==> try-sierra <==
Design top_module, start of the top module:
module top_module(
    input wire clk,
    input wire rst,
    input wire spi_mosi,
    input wire spi_cs_n,
    input wire mic_data_1,
    input wire mic_data_2,
    output wire [7:0] out,
    output wire pos,
    output wire neg
);
wire [7:0] addr;
wire [7:0] value;
wire wr_en = 1;
wire rd_en = 1;
wire [7:0] mem_out;
wire [7:0] decimation_ratio;
wire dec_data_1;
wire dec_data_2;
wire dec_clk;
wire [7:0] filter_length;
wire [7:0] filter_out;
wire [15:0] capture_reg;
wire dummy;
wire dummy2;
wire corr_dec_en;
assign addr = capture_reg[15:8];
assign value = capture_reg[7:0];
    spi_port u_spi_port(
        .clk(clk),
        .rst_n(!rst),
        .spi_clk(clk),
        .spi_mosi(spi_mosi),
        .spi_miso(dummy),
        .spi_cs_n(spi_cs_n),
        .capture_reg(capture_reg)
    );
    config_memory u_memory(
        .clk(clk),            
        .rst_n(!rst),          
        .addr(addr),     
  ...
clock: 5.14 ns
lec_check: 0
cap_margin: 20
cell_pad_in_sites_detail_placement: 1
cell_pad_in_sites_global_placement: 2
core_margin: 3
core_utilization: 50
max_routing_layer: met5
min_routing_layer: met2
place_density: 0.5
slew_margin: 20
tns_end_percent: 20
run.sh (not shown) runs the stock make flow with config.mk's settings and CLKGATE_MAP_FILE=.
==> try-nickel: changes against try-sierra <==
- CELL_PAD_IN_SITES_DETAIL_PLACEMENT: 1 -> not set
- CELL_PAD_IN_SITES_GLOBAL_PLACEMENT: 2 -> not set
- CORE_MARGIN: 3 -> 2
- CORE_UTILIZATION: 50 -> 72
- CTS_CLUSTER_DIAMETER: not set -> 355
- CTS_CLUSTER_SIZE: not set -> 29
- GPL_ROUTABILITY_DRIVEN: not set -> 0
- MIN_ROUTING_LAYER: met2 -> met1
- PLACE_DENSITY: 0.5 -> not set
- TNS_END_PERCENT: 20 -> not set
==> flow/constraint.sdc (replaced) <==
create_clock -name core_clock -period 3.13 [get_ports {clk}]
set_input_delay 0.6260 -clock core_clock [delete_from_list [all_inputs] [get_ports {clk}]]
set_output_delay 0.6260 -clock core_clock [all_outputs]
set_load 0.01 [all_outputs]
==> comparison <==
- Sequential share of layout area: try-sierra is lower than try-nickel (2.1 points).
- In try-sierra the sequential power is lower than in try-nickel, by 39%.
- Flip-flop count is the same in try-sierra and try-nickel.
- Against try-nickel, the global-route usage of try-sierra is higher by 5.1 points.
- try-nickel ran to the end with violations: setup timing. try-sierra ran to the end with no violations.
- Power: try-nickel is larger than try-sierra (about 40%).
==> figures <==
	try-sierra	try-nickel
Taps Inserted	696	511
R2R Setup Slk	0.52 ns	-0.74 ns
CP endpoint	u_decimator_2.out	u_decimator_1.dec_clk
Run status	timing/DRC/antenna clean	finished with violations
Violated checks	-	setup timing
Power Dens Cells	561 nW/um^2	829 nW/um^2
Setup slack at placement	0.655 ns	-0.759 ns
Vias after detailed routing	25963	18573
Fraction of met1 tracks used by global routing	0%	35.0%
# fillers	6026	2514
Depth of the most critical reg-to-reg path	14	15
Relative contribution of sequential cells to total power	38.2%	43.7%

---

==> v27: inputs <==
top_module again, from the RTL that the note above started with.
export LEC_CHECK = 0
export ABC_AREA = 1
export CAP_MARGIN = 20
export CORE_MARGIN = 2
export CORE_UTILIZATION = 72
export CTS_CLUSTER_DIAMETER = 357
export CTS_CLUSTER_SIZE = 14
export HOLD_SLACK_MARGIN = 0.29
export PLACE_DENSITY_LB_ADDON = 0.13
export SLEW_MARGIN = 20
create_clock -name core_clock -period 2.94 [get_ports {clk}]
==> v28 (differences from v27) <==
--- a/flow/config.mk
+++ b/flow/config.mk
@@ -9,8 +9,8 @@
 export CAP_MARGIN = 20
 export CORE_MARGIN = 2
-export CORE_UTILIZATION = 72
-export CTS_CLUSTER_DIAMETER = 357
+export CORE_UTILIZATION = 71
+export CTS_CLUSTER_DIAMETER = 231
 export CTS_CLUSTER_SIZE = 14
-export HOLD_SLACK_MARGIN = 0.29
-export PLACE_DENSITY_LB_ADDON = 0.13
+export PLACE_DENSITY_LB_ADDON = 0.27
+export SETUP_SLACK_MARGIN = -0.3
 export SLEW_MARGIN = 20
==> flow/constraint.sdc (replaced) <==
create_clock -name core_clock -period 4.32 [get_ports {clk}]
set_input_delay 0.8640 -clock core_clock [delete_from_list [all_inputs] [get_ports {clk}]]
set_output_delay 0.8640 -clock core_clock [all_outputs]
set_load 0.01 [all_outputs]
==> v24 (differences from v27) <==
--- a/flow/config.mk
+++ b/flow/config.mk
@@ -8,9 +8,10 @@
 export ABC_AREA = 1
 export CAP_MARGIN = 20
+export CORE_ASPECT_RATIO = 0.92
 export CORE_MARGIN = 2
 export CORE_UTILIZATION = 72
-export CTS_CLUSTER_DIAMETER = 357
-export CTS_CLUSTER_SIZE = 14
-export HOLD_SLACK_MARGIN = 0.29
-export PLACE_DENSITY_LB_ADDON = 0.13
+export CTS_CLUSTER_SIZE = 99
+export HOLD_SLACK_MARGIN = 0.27
+export PLACE_DENSITY = 0.35
+export SETUP_SLACK_MARGIN = 0.25
 export SLEW_MARGIN = 20
==> flow/constraint.sdc (replaced) <==
create_clock -name core_clock -period 2.82 [get_ports {clk}]
set_input_delay 0.5640 -clock core_clock [delete_from_list [all_inputs] [get_ports {clk}]]
set_output_delay 0.5640 -clock core_clock [all_outputs]
set_load 0.01 [all_outputs]
==> comparison <==
- v27 completed with no timing, DRC or antenna violations. v28 ran to the end with no violations. v24 ran to the end with violations: setup timing.
- In sequential cell count, v27 and v28 do not differ.
- Setup slack, highest first: v28, v27, v24.
- Between v24 and v27, the lower via count is in v27 (gap about 15%, measured against v27).
- Sequential share of layout area: v24 < v27 < v28.

---

==> garnet <==
top_module again, from the RTL that the note above started with.
## top_module
module top_module(
    input wire clk,
    input wire rst,
    input wire spi_mosi,
    input wire spi_cs_n,
    input wire mic_data_1,
    input wire mic_data_2,
    output wire [7:0] out,
    output wire pos,
    output wire neg
);
clock: 2.85 ns
lec_check: 0
abc_area: 1
cap_margin: 20
core_margin: 2
core_utilization: 72
cts_cluster_size: 10
hold_slack_margin: 0.25
place_density: 0.36
setup_slack_margin: 0.16
slew_margin: 20
==> maple (differences from garnet) <==
- ABC_AREA: 1 -> unset
- CORE_UTILIZATION: 72 -> 40
- CTS_CLUSTER_SIZE: 10 -> unset
- HOLD_SLACK_MARGIN: 0.25 -> unset
- PLACE_DENSITY: 0.36 -> unset
- SETUP_SLACK_MARGIN: 0.16 -> unset
==> flow/constraint.sdc (replaced) <==
create_clock -name core_clock -period 5.06 [get_ports {clk}]
set_input_delay 1.0120 -clock core_clock [delete_from_list [all_inputs] [get_ports {clk}]]
set_output_delay 1.0120 -clock core_clock [all_outputs]
set_load 0.01 [all_outputs]
==> notes <==
Design area: garnet is lower than maple (about 0.2%). Die area: maple is larger than garnet (79%). Synthesized cell count: maple is lower than garnet (6.3%). Worst setup slack: maple is better than garnet (0.57 ns). Between maple and garnet, the lower sequential share of layout area is in maple (gap 0.11 points). Critical path depth: garnet is higher than maple (6). Between maple and garnet, the lower total power is in maple (gap about 40%, measured against garnet). Between garnet and maple, the lower routed wire length is in maple (gap 12%, measured against maple). Flip-flop count is the same in maple and garnet. Of maple and garnet, garnet has the higher sequential power (gap about 40%, measured against garnet).
No activity file was given, so power comes from the tool's default toggle rates.
